==> inputs of run a <==
==> flow/design.v (excerpt) <==
module breakout(
    input logic clk,
    input logic right,
    input logic left,
    input logic reset,
    output logic [2:0] red,
    output logic [2:0] green,
    output logic [2:0] blue,
    output logic hsync,
    output logic vsync
    );
logic [9:0] xpos;
logic [9:0] ypos;
vga signal_generator_inst(clk, reset, hsync, vsync, xpos, ypos);
game game_inst(clk, xpos, ypos, right, left, reset, red, green, blue);                                                                  
endmodule
clock: 11.1 ns
lec_check: 0
cap_margin: 30
cell_pad_in_sites_global_placement: 3
core_margin: 2
core_utilization: 65
cts_cluster_diameter: 281
max_routing_layer: met4
slew_margin: 20
tns_end_percent: 15
run.sh (not shown) runs the stock make flow with config.mk's settings and CLKGATE_MAP_FILE=.
==> run b (differences from run a) <==
==> flow/config.mk (replaced) <==
export PLATFORM = sky130hd
export DESIGN_NAME = breakout
export DESIGN_NICKNAME = breakout
export VERILOG_FILES = /design/flow/design.v
export SDC_FILE = /design/flow/constraint.sdc
export NUM_CORES = 4
export LEC_CHECK = 0
export CAP_MARGIN = 20
export CORE_MARGIN = 2
export CORE_UTILIZATION = 40
export SLEW_MARGIN = 20
==> flow/constraint.sdc (replaced) <==
create_clock -name core_clock -period 6.49 [get_ports {clk}]
set_input_delay 1.2980 -clock core_clock [delete_from_list [all_inputs] [get_ports {clk}]]
set_output_delay 1.2980 -clock core_clock [all_outputs]
set_load 0.01 [all_outputs]
==> run c (differences from run a) <==
==> flow/config.mk (replaced) <==
export PLATFORM = sky130hd
export DESIGN_NAME = breakout
export DESIGN_NICKNAME = breakout
export VERILOG_FILES = /design/flow/design.v
export SDC_FILE = /design/flow/constraint.sdc
export NUM_CORES = 4
export LEC_CHECK = 0
export CAP_MARGIN = 20
export CORE_MARGIN = 2
export CORE_UTILIZATION = 22
export SLEW_MARGIN = 20
==> flow/constraint.sdc (replaced) <==
create_clock -name core_clock -period 12.5 [get_ports {clk}]
set_input_delay 2.5000 -clock core_clock [delete_from_list [all_inputs] [get_ports {clk}]]
set_output_delay 2.5000 -clock core_clock [all_outputs]
set_load 0.01 [all_outputs]
==> results <==
Run c passed the timing, design-rule and antenna checks. Run b produced a clean layout. Run a did not get past 3_1_place_gp_skip_io, error GPL-0301. Between run b and run c, the lower sequential share of layout area is in run c (gap 0.63 points). Die area: run b is larger than run a (about 60%). In run c the design area is larger than in run b, by 2.3%. Of run b and run c, run b has the higher global-route usage (gap 9.0 points). Between run b and run c, the lower clock power is in run c (gap 110%, measured against run c). Between run c and run b, the lower sequential power is in run c (gap 48%, measured against run b). In run b the clock skew is higher than in run c, by 1.9 ps. Non-clock buffer count is the same in run c and run b. Between run c and run b, the lower first-iteration DRC count is in run c (gap about 23%, measured against run b). Area after synthesis is the same in run c and run a. In critical path depth, run b and run c do not differ.

---

==> job 5668 <==
breakout again, from the RTL that the note above started with.
Settings: LEC_CHECK=0, ABC_AREA=1, CAP_MARGIN=20, CORE_MARGIN=2, CORE_UTILIZATION=17, CTS_CLUSTER_DIAMETER=251, CTS_CLUSTER_SIZE=99, MIN_ROUTING_LAYER=met1, PLACE_DENSITY_LB_ADDON=0.3, SLEW_MARGIN=20, TNS_END_PERCENT=35; clock period 8.29 ns.
==> job 654 (differences from job 5668) <==
- CORE_UTILIZATION: 17 -> 61
- CTS_CLUSTER_DIAMETER: 251 -> 70
- CTS_CLUSTER_SIZE: 99 -> not set
- PLACE_DENSITY_LB_ADDON: 0.3 -> 0.07
==> flow/constraint.sdc (replaced) <==
create_clock -name core_clock -period 4.8 [get_ports {clk}]
set_input_delay 0.9600 -clock core_clock [delete_from_list [all_inputs] [get_ports {clk}]]
set_output_delay 0.9600 -clock core_clock [all_outputs]
set_load 0.01 [all_outputs]
==> notes <==
Of job 5668 and job 654, job 5668 has the higher worst setup slack (gap 1800 ps). In job 654 the utilization is higher than in job 5668, by 49 points. In die area, job 5668 is at 3.5 times the value of job 654. Worst hold slack: job 5668 is better than job 654 (0.59 ps). Job 654 ran to the end with no violations. Job 5668 completed with no timing, DRC or antenna violations. Of job 654 and job 5668, job 5668 has the higher clock-buffer cell count (gap 4). Synthesized cell count is the same in job 654 and job 5668.
Power is estimated from default activity; no workload was simulated.
